==> 07-18: inputs <==
// usb_interface_v1_0
module usb_interface_v1_0 #
(
	parameter RESET_CYCLES = 100,
	parameter  C_M00_AXI_START_DATA_VALUE	= 32'h00000000,
	parameter  C_M00_AXI_TARGET_SLAVE_BASE_ADDR	= 32'h00000000,
	parameter integer C_M00_AXI_ADDR_WIDTH	= 32,
	parameter integer C_M00_AXI_DATA_WIDTH	= 32,
	parameter integer C_M00_AXI_TRANSACTIONS_NUM	= 4
) (
	input wire [(8 - 1):0] usb_data_in,
	output wire [(8 - 1):0] usb_data_out,
	output wire usb_data_oe,
	input wire [(1 + 4 + 4 + 16)-8-1:0] usb_addr,
	input wire usb_rd_n,
	input wire usb_wr_n,
	input wire usb_ce_n,
	output wire sw_reset_n,
	input wire  m00_axi_aclk,
	input wire  m00_axi_aresetn,
	output wire [C_M00_AXI_ADDR_WIDTH-1 : 0] m00_axi_awaddr,
	output wire [2 : 0] m00_axi_awprot,
	output wire  m00_axi_awvalid,
	input wire  m00_axi_awready,
	output wire [C_M00_AXI_DATA_WIDTH-1 : 0] m00_axi_wdata,
	output wire [C_M00_AXI_DATA_WIDTH/8-1 : 0] m00_axi_wstrb,
	output wire  m00_axi_wvalid,
	input wire  m00_axi_wready,
	input wire [1 : 0] m00_axi_bresp,
	input wire  m00_axi_bvalid,
	output wire  m00_axi_bready,
	output wire [C_M00_AXI_ADDR_WIDTH-1 : 0] m00_axi_araddr,
	output wire [2 : 0] m00_axi_arprot,
  ...
==> flow/config.mk <==
export PLATFORM = sky130hd
export DESIGN_NAME = usb_interface_v1_0
export DESIGN_NICKNAME = usb_interface_v1_0
export VERILOG_FILES = /design/flow/design.v
export SDC_FILE = /design/flow/constraint.sdc
export NUM_CORES = 4
export LEC_CHECK = 0
export CAP_MARGIN = 30
export CORE_ASPECT_RATIO = 1.17
export CORE_MARGIN = 2
export CORE_UTILIZATION = 72
export CTS_CLUSTER_DIAMETER = 377
export CTS_CLUSTER_SIZE = 14
export GPL_ROUTABILITY_DRIVEN = 1
export PLACE_DENSITY = 0.64
export SLEW_MARGIN = 10
==> flow/constraint.sdc <==
create_clock -name core_clock -period 3.05 [get_ports {m00_axi_aclk}]
set_input_delay 0.6100 -clock core_clock [delete_from_list [all_inputs] [get_ports {m00_axi_aclk}]]
set_output_delay 0.6100 -clock core_clock [all_outputs]
set_load 0.01 [all_outputs]
run.sh (not shown) runs the stock make flow with config.mk's settings and CLKGATE_MAP_FILE=.
==> 03-02: changes against 07-18 <==
Settings changed: CORE_UTILIZATION 72 to 70, CTS_CLUSTER_DIAMETER 377 to unset, PLACE_DENSITY 0.64 to unset.
==> 05-07: changes against 07-18 <==
Settings changed: CORE_UTILIZATION 72 to 41, CTS_CLUSTER_DIAMETER 377 to unset, CTS_CLUSTER_SIZE 14 to 69, PLACE_DENSITY 0.64 to unset, PLACE_DENSITY_LB_ADDON set to 0.23.
==> flow/constraint.sdc (replaced) <==
create_clock -name core_clock -period 7.02 [get_ports {m00_axi_aclk}]
set_input_delay 1.4040 -clock core_clock [delete_from_list [all_inputs] [get_ports {m00_axi_aclk}]]
set_output_delay 1.4040 -clock core_clock [all_outputs]
set_load 0.01 [all_outputs]
==> notes <==
03-02 finished but fails on setup timing. 07-18 finished but failed the layout checks on setup timing. 05-07 produced a clean layout. In 03-02 the power is larger than in 05-07, by about 140%. The lowest first-iteration DRC count belongs to 05-07, the highest to 03-02. Clock power, lowest first: 05-07, 07-18, 03-02. The highest combinational power belongs to 03-02, the lowest to 05-07. Against 07-18, the wire length of 03-02 is larger by about 11%. Via count, lowest first: 05-07, 07-18, 03-02. Sequential power is about the same in 03-02 and 07-18.

---

==> run a <==
usb_interface_v1_0 again, from the RTL that the note above started with.
export LEC_CHECK = 0
export ABC_AREA = 1
export CAP_MARGIN = 35
export CELL_PAD_IN_SITES_GLOBAL_PLACEMENT = 1
export CORE_ASPECT_RATIO = 0.9
export CORE_MARGIN = 2
export CORE_UTILIZATION = 23
export CTS_CLUSTER_DIAMETER = 170
export GPL_ROUTABILITY_DRIVEN = 1
export GPL_TIMING_DRIVEN = 0
export HOLD_SLACK_MARGIN = 0.23
export MAX_ROUTING_LAYER = met5
export MIN_ROUTING_LAYER = met2
export SETUP_SLACK_MARGIN = 0.01
export SLEW_MARGIN = 40
export TNS_END_PERCENT = 80
create_clock -name core_clock -period 3.94 [get_ports {m00_axi_aclk}]
==> inputs of run b, as changes to run a <==
Settings changed: ABC_AREA 1 to not set, CAP_MARGIN 35 to 15, CELL_PAD_IN_SITES_GLOBAL_PLACEMENT 1 to not set, CORE_ASPECT_RATIO 0.9 to not set, CORE_UTILIZATION 23 to 72, CTS_CLUSTER_DIAMETER 170 to not set, CTS_CLUSTER_SIZE set to 68, GPL_ROUTABILITY_DRIVEN 1 to not set, GPL_TIMING_DRIVEN 0 to not set, HOLD_SLACK_MARGIN 0.23 to -0.08, MAX_ROUTING_LAYER met5 to not set, MIN_ROUTING_LAYER met2 to not set, SETUP_SLACK_MARGIN 0.01 to not set, SLEW_MARGIN 40 to 20, TNS_END_PERCENT 80 to 5.
==> flow/constraint.sdc (replaced) <==
create_clock -name core_clock -period 3.05 [get_ports {m00_axi_aclk}]
set_input_delay 0.6100 -clock core_clock [delete_from_list [all_inputs] [get_ports {m00_axi_aclk}]]
set_output_delay 0.6100 -clock core_clock [all_outputs]
set_load 0.01 [all_outputs]
==> inputs of run c, as changes to run a <==
Settings changed: ABC_AREA 1 to not set, CAP_MARGIN 35 to 30, CELL_PAD_IN_SITES_GLOBAL_PLACEMENT 1 to not set, CORE_ASPECT_RATIO 0.9 to 1.17, CORE_UTILIZATION 23 to 63, CTS_CLUSTER_DIAMETER 170 to not set, CTS_CLUSTER_SIZE set to 69, GPL_TIMING_DRIVEN 0 to not set, HOLD_SLACK_MARGIN 0.23 to not set, MAX_ROUTING_LAYER met5 to not set, MIN_ROUTING_LAYER met2 to not set, SETUP_SLACK_MARGIN 0.01 to not set, SLEW_MARGIN 40 to 10, TNS_END_PERCENT 80 to not set.
==> flow/constraint.sdc (replaced) <==
create_clock -name core_clock -period 3.35 [get_ports {m00_axi_aclk}]
set_input_delay 0.6700 -clock core_clock [delete_from_list [all_inputs] [get_ports {m00_axi_aclk}]]
set_output_delay 0.6700 -clock core_clock [all_outputs]
set_load 0.01 [all_outputs]
==> qor summary <==
Adder and majority cell fraction of the synthesized area: run c 0.01771; run b 0.01771; run a 0.01749
Overall fraction of global-route tracks in use: run c 0.3722; run b 0.4394; run a 0.3190
Post-route setup slack: run c 0.01283 ns; run b -0.1903 ns; run a -0.02000 ns
Clock share of power: run c 0.398; run b 0.393; run a 0.515
Vias in the first global route: run c 44510; run b 48360; run a 86610
Antenna Diode Count: run c 1; run b 0; run a 51
Status: run c timing/DRC/antenna clean; run b complete, but fails checks; run a complete, but fails checks
Layout check failures: run c -; run b negative setup slack; run a negative setup slack
Power consumed by combinational cells: run c 4.54 mW; run b 5.51 mW; run a 1.02 mW
Non-Clock Buffer Area Fraction: run c 0.07057; run b 0.08410; run a 0.06056
Number of optimization iterations in the first detailed-route pass: run c 6; run b 6; run a 53
Post-detailed-placement cell area: run c 66800 sq um; run b 67650 sq um; run a 69330 sq um
Cell Area, Synth: run c 61740 sq um; run b 61740 sq um; run a 62540 sq um
First-pass GRT wire length: run c 281500 um; run b 294900 um; run a 422300 um
Met3 wire len: run c 12770 um; run b 17840 um; run a 132300 um
Clk pwr: run c 15.3 mW; run b 16.9 mW; run a 15.8 mW

---

==> try-sierra <==
Starting RTL as in the previous note.
Settings: LEC_CHECK=0, ABC_AREA=1, CAP_MARGIN=10, CELL_PAD_IN_SITES_DETAIL_PLACEMENT=2, CELL_PAD_IN_SITES_GLOBAL_PLACEMENT=3, CORE_MARGIN=10, CORE_UTILIZATION=61, MAX_ROUTING_LAYER=met4, PLACE_DENSITY_LB_ADDON=0.26, SLEW_MARGIN=20, TNS_END_PERCENT=60; clock period 10.0 ns.
==> try-lagoon: changes against try-sierra <==
==> flow/config.mk (replaced) <==
export PLATFORM = sky130hd
export DESIGN_NAME = usb_interface_v1_0
export DESIGN_NICKNAME = usb_interface_v1_0
export VERILOG_FILES = /design/flow/design.v
export SDC_FILE = /design/flow/constraint.sdc
export NUM_CORES = 4
export LEC_CHECK = 0
export CAP_MARGIN = 20
export CORE_MARGIN = 2
export CORE_UTILIZATION = 72
export CTS_CLUSTER_DIAMETER = 54
export CTS_CLUSTER_SIZE = 40
export SETUP_SLACK_MARGIN = -0.18
export SLEW_MARGIN = 20
==> flow/constraint.sdc (replaced) <==
create_clock -name core_clock -period 3.05 [get_ports {m00_axi_aclk}]
set_input_delay 0.6100 -clock core_clock [delete_from_list [all_inputs] [get_ports {m00_axi_aclk}]]
set_output_delay 0.6100 -clock core_clock [all_outputs]
set_load 0.01 [all_outputs]
==> comparison table <==
| metric | try-lagoon | try-sierra |
|---|---|---|
| Outcome | complete, but fails checks | stopped before the end |
| Last stage reached | - | global placement without I/O (3_1_place_gp_skip_io) |
| Violated checks | negative setup slack | - |
| Multiplexer share | 20.6% | 0.0640% |
| Number of rows in the core area | 107 | 117 |
| Simple-gate share of the synthesized area | 7.92% | 23.9% |
| Core area | 0.0850 mm^2 | 0.102 mm^2 |
| Fraction of post-synthesis cell area in the top cell type by area | 48.5% | 47.9% |
| Number of flip-flops and latches in the synthesized netlist | 1348 | 1348 |
| Count of unique library cells instantiated by Yosys | 92 | 64 |
| Mean instance size in the synthesized netlist | 12.0 um^2 | 8.17 um^2 |
| Most common cell in the synthesized netlist | dfrtp_1 | nand2_1 |
| Die boundary height | 297 um | 340 um |
| Complex Gates by Area | 11.6% | 14.5% |
| Overall chip area | 0.0881 mm^2 | 0.116 mm^2 |
| FFs w/ async S/R, synth | 89.7% | 89.7% |
| Yosys cell count | 5125 | 7655 |
| Post-Synth XOR/XNOR Area | 1.30% | 0.812% |
| Register share after synthesis | 53.5% | 52.9% |
| Cell area after synthesis | 0.0617 mm^2 | 0.0625 mm^2 |
| Floorplan utilization | 72.6% | 61.5% |
| Yosys-reported design area after synthesis | 0.0617 mm^2 | 0.0625 mm^2 |
| Number of instances in the synthesized netlist | 5125 | 7655 |
| Area share of fa/ha/maj cells after synthesis | 1.77% | 1.75% |
| Width of the die | 297 um | 340 um |

---

==> build 77: inputs <==
Starting RTL as in the previous note.
Design usb_interface_v1_0, start of the top module:
module usb_interface_v1_0 #
(
	parameter RESET_CYCLES = 100,
	parameter  C_M00_AXI_START_DATA_VALUE	= 32'h00000000,
	parameter  C_M00_AXI_TARGET_SLAVE_BASE_ADDR	= 32'h00000000,
	parameter integer C_M00_AXI_ADDR_WIDTH	= 32,
	parameter integer C_M00_AXI_DATA_WIDTH	= 32,
	parameter integer C_M00_AXI_TRANSACTIONS_NUM	= 4
) (
	input wire [(8 - 1):0] usb_data_in,
	output wire [(8 - 1):0] usb_data_out,
	output wire usb_data_oe,
	input wire [(1 + 4 + 4 + 16)-8-1:0] usb_addr,
	input wire usb_rd_n,
	input wire usb_wr_n,
	input wire usb_ce_n,
	output wire sw_reset_n,
	input wire  m00_axi_aclk,
	input wire  m00_axi_aresetn,
	output wire [C_M00_AXI_ADDR_WIDTH-1 : 0] m00_axi_awaddr,
	output wire [2 : 0] m00_axi_awprot,
	output wire  m00_axi_awvalid,
	input wire  m00_axi_awready,
	output wire [C_M00_AXI_DATA_WIDTH-1 : 0] m00_axi_wdata,
	output wire [C_M00_AXI_DATA_WIDTH/8-1 : 0] m00_axi_wstrb,
	output wire  m00_axi_wvalid,
	input wire  m00_axi_wready,
	input wire [1 : 0] m00_axi_bresp,
	input wire  m00_axi_bvalid,
	output wire  m00_axi_bready,
	output wire [C_M00_AXI_ADDR_WIDTH-1 : 0] m00_axi_araddr,
	output wire [2 : 0] m00_axi_arprot,
	output wire  m00_axi_arvalid,
	input wire  m00_axi_arready,
	input wire [C_M00_AXI_DATA_WIDTH-1 : 0] m00_axi_rdata,
	input wire [1 : 0] m00_axi_rresp,
	input wire  m00_axi_rvalid,
	output wire  m00_axi_rready
);
	wire [(32 - 1):0] w_addr_from_usb;
	wire [(32 - 1):0] w_usb_write_data;
	wire w_usb_write_valid;
	wire w_usb_write_ready;
	wire [(32 - 1):0] w_usb_read_data;
	wire w_usb_read_req;
	wire w_usb_read_valid;
	wire w_is_output;
	wire [(8 - 1):0] w_usb_in_data;
	wire [(8 - 1):0] w_usb_out_data;
	usb_interface_v1_0_M00_AXI # (
		.C_M_START_DATA_VALUE(C_M00_AXI_START_DATA_VALUE),
		.C_M_TARGET_SLAVE_BASE_ADDR(C_M00_AXI_TARGET_SLAVE_BASE_ADDR),
		.C_M_AXI_ADDR_WIDTH(C_M00_AXI_ADDR_WIDTH),
  ...
==> flow/config.mk <==
export PLATFORM = sky130hd
export DESIGN_NAME = usb_interface_v1_0
export DESIGN_NICKNAME = usb_interface_v1_0
export VERILOG_FILES = /design/flow/design.v
export SDC_FILE = /design/flow/constraint.sdc
export NUM_CORES = 4
export LEC_CHECK = 0
export CAP_MARGIN = 30
export CELL_PAD_IN_SITES_DETAIL_PLACEMENT = 1
export CELL_PAD_IN_SITES_GLOBAL_PLACEMENT = 1
export CORE_ASPECT_RATIO = 1.06
export CORE_MARGIN = 2
export CORE_UTILIZATION = 41
export CTS_CLUSTER_SIZE = 62
export GPL_ROUTABILITY_DRIVEN = 1
export MIN_ROUTING_LAYER = met2
export PLACE_DENSITY_LB_ADDON = 0.23
export SETUP_SLACK_MARGIN = -0.44
export SLEW_MARGIN = 10
export TNS_END_PERCENT = 60
==> flow/constraint.sdc <==
create_clock -name core_clock -period 7.02 [get_ports {m00_axi_aclk}]
set_input_delay 1.4040 -clock core_clock [delete_from_list [all_inputs] [get_ports {m00_axi_aclk}]]
set_output_delay 1.4040 -clock core_clock [all_outputs]
set_load 0.01 [all_outputs]
==> inputs of build 19, as changes to build 77 <==
- ABC_AREA: not set -> 1
- CAP_MARGIN: 30 -> 10
- CELL_PAD_IN_SITES_DETAIL_PLACEMENT: 1 -> 2
- CORE_ASPECT_RATIO: 1.06 -> not set
- CORE_MARGIN: 2 -> 10
- CORE_UTILIZATION: 41 -> 68
- CTS_CLUSTER_SIZE: 62 -> not set
- GPL_ROUTABILITY_DRIVEN: 1 -> not set
- MIN_ROUTING_LAYER: met2 -> not set
- PLACE_DENSITY: not set -> 0.6
- PLACE_DENSITY_LB_ADDON: 0.23 -> not set
- SETUP_SLACK_MARGIN: -0.44 -> not set
- SLEW_MARGIN: 10 -> 20
- TNS_END_PERCENT: 60 -> not set
==> flow/constraint.sdc (replaced) <==
create_clock -name core_clock -period 10.0 [get_ports {m00_axi_aclk}]
set_input_delay 2.0000 -clock core_clock [delete_from_list [all_inputs] [get_ports {m00_axi_aclk}]]
set_output_delay 2.0000 -clock core_clock [all_outputs]
set_load 0.01 [all_outputs]
==> notes <==
Build 77 produced a clean layout. Build 19 aborted during global placement without I/O (3_1_place_gp_skip_io), error GPL-0301.
In build 77 the die size is larger than in build 19, by 47%.
In build 77 the area after synthesis is smaller than in build 19, by 1.3%.
Of build 19 and build 77, build 19 has the higher synthesized cell count (gap about 50%, measured against build 77).

---

==> v12 <==
Starting RTL as in the previous note.
## usb_interface_v1_0
module usb_interface_v1_0 #
(
	parameter RESET_CYCLES = 100,
	parameter  C_M00_AXI_START_DATA_VALUE	= 32'h00000000,
	parameter  C_M00_AXI_TARGET_SLAVE_BASE_ADDR	= 32'h00000000,
	parameter integer C_M00_AXI_ADDR_WIDTH	= 32,
	parameter integer C_M00_AXI_DATA_WIDTH	= 32,
	parameter integer C_M00_AXI_TRANSACTIONS_NUM	= 4
) (
	input wire [(8 - 1):0] usb_data_in,
	output wire [(8 - 1):0] usb_data_out,
	output wire usb_data_oe,
	input wire [(1 + 4 + 4 + 16)-8-1:0] usb_addr,
	input wire usb_rd_n,
	input wire usb_wr_n,
	input wire usb_ce_n,
	output wire sw_reset_n,
	input wire  m00_axi_aclk,
	input wire  m00_axi_aresetn,
	output wire [C_M00_AXI_ADDR_WIDTH-1 : 0] m00_axi_awaddr,
	output wire [2 : 0] m00_axi_awprot,
	output wire  m00_axi_awvalid,
	input wire  m00_axi_awready,
	output wire [C_M00_AXI_DATA_WIDTH-1 : 0] m00_axi_wdata,
	output wire [C_M00_AXI_DATA_WIDTH/8-1 : 0] m00_axi_wstrb,
	output wire  m00_axi_wvalid,
	input wire  m00_axi_wready,
	input wire [1 : 0] m00_axi_bresp,
	input wire  m00_axi_bvalid,
	output wire  m00_axi_bready,
	output wire [C_M00_AXI_ADDR_WIDTH-1 : 0] m00_axi_araddr,
	output wire [2 : 0] m00_axi_arprot,
	output wire  m00_axi_arvalid,
	input wire  m00_axi_arready,
	input wire [C_M00_AXI_DATA_WIDTH-1 : 0] m00_axi_rdata,
	input wire [1 : 0] m00_axi_rresp,
	input wire  m00_axi_rvalid,
	output wire  m00_axi_rready
);
clock: 3.94 ns
lec_check: 0
abc_area: 0
cap_margin: 35
cell_pad_in_sites_global_placement: 1
core_aspect_ratio: 0.9
core_margin: 2
core_utilization: 23
cts_cluster_diameter: 170
gpl_routability_driven: 0
gpl_timing_driven: 0
max_routing_layer: met5
min_routing_layer: met2
setup_slack_margin: 0.01
slew_margin: 40
tns_end_percent: 80
==> v21 (differences from v12) <==
==> flow/config.mk (replaced) <==
export PLATFORM = sky130hd
export DESIGN_NAME = usb_interface_v1_0
export DESIGN_NICKNAME = usb_interface_v1_0
export VERILOG_FILES = /design/flow/design.v
export SDC_FILE = /design/flow/constraint.sdc
export NUM_CORES = 4
export LEC_CHECK = 0
export CAP_MARGIN = 20
export CORE_MARGIN = 2
export CORE_UTILIZATION = 66
export HOLD_SLACK_MARGIN = -0.09
export SETUP_SLACK_MARGIN = -0.41
export SLEW_MARGIN = 20
==> flow/constraint.sdc (replaced) <==
create_clock -name core_clock -period 7.5 [get_ports {m00_axi_aclk}]
set_input_delay 1.5000 -clock core_clock [delete_from_list [all_inputs] [get_ports {m00_axi_aclk}]]
set_output_delay 1.5000 -clock core_clock [all_outputs]
set_load 0.01 [all_outputs]
==> v17 (differences from v12) <==
==> flow/config.mk (replaced) <==
export PLATFORM = sky130hd
export DESIGN_NAME = usb_interface_v1_0
export DESIGN_NICKNAME = usb_interface_v1_0
export VERILOG_FILES = /design/flow/design.v
export SDC_FILE = /design/flow/constraint.sdc
export NUM_CORES = 4
export LEC_CHECK = 0
export CAP_MARGIN = 40
export CORE_MARGIN = 2
export CORE_UTILIZATION = 72
export CTS_CLUSTER_SIZE = 68
export HOLD_SLACK_MARGIN = 0.25
export PLACE_DENSITY = 0.83
export SLEW_MARGIN = 20
export TNS_END_PERCENT = 5
==> flow/constraint.sdc (replaced) <==
create_clock -name core_clock -period 3.05 [get_ports {m00_axi_aclk}]
set_input_delay 0.6100 -clock core_clock [delete_from_list [all_inputs] [get_ports {m00_axi_aclk}]]
set_output_delay 0.6100 -clock core_clock [all_outputs]
set_load 0.01 [all_outputs]
==> notes <==
v17 reached the layout checks and failed them: setup timing. v12 finished but failed the layout checks on setup timing. v21 went through all stages and came out clean. The highest cell area belongs to v12, the lowest to v21. In synthesized cell count, v21 and v17 do not differ. Core utilization, highest first: v17, v21, v12. Via count: v12 > v17 > v21. Clock power, highest first: v17, v12, v21. Against v12, the clock skew of v21 is lower by 0.057 ns. Worst hold slack: v21 > v17 > v12. Of v12 and v21, v12 has the higher total power (gap 110%, measured against v21). The highest sequential share of layout area belongs to v21, the lowest to v12.
==> figures <==
Outcome: v12 failed layout checks; v17 failed layout checks; v21 finished clean
Layout check failures: v12 setup timing; v17 setup timing; v21 -
Pin count of the biggest net entering global routing: v12 114; v17 181; v21 183
Post-CTS clock slew at the launch and capture registers of the worst setup and hold paths: v12 0.06 ns; v17 0.07 ns; v21 0.06 ns
Final Skew: v12 0.0841 ns; v17 0.0741 ns; v21 0.0268 ns
Number of vias per cell after detailed routing: v12 6.86; v17 7.26; v21 6.74
Cell leakage power: v12 33.7 nW; v17 34.7 nW; v21 32.3 nW
Internal Dissipation: v12 0.0256 W; v17 0.0328 W; v21 0.0129 W
Overall routed net length: v12 260000 um; v17 210000 um; v21 180000 um
Seq area share: v12 0.443; v17 0.447; v21 0.478
Met1 demand-to-capacity share in global routing: v12 0; v17 0.592; v21 0.511
Classification of the worst setup path: v12 flip-flop to flip-flop; v17 flip-flop to flip-flop; v21 input port to flip-flop
Total global-route track usage: v12 0.281; v17 0.467; v21 0.380
Final Cell Area: v12 0.0746 mm2; v17 0.0740 mm2; v21 0.0691 mm2
Met3 routed wirelength: v12 112000 um; v17 26200 um; v21 13500 um
Sum of routed wire segments on met1: v12 0 um; v17 72800 um; v21 73000 um
Post-Route Hold Slack: v12 0.0427 ns; v17 0.357 ns; v21 0.357 ns
OpenROAD warning count: v12 85; v17 68; v21 62
Hold path depth: v12 -; v17 0; v21 0
Worst-Margin Slew: v12 1.01 ns; v17 0.990 ns; v21 1.19 ns
Power figures rest on the tool's default switching activity, not on a simulated workload.
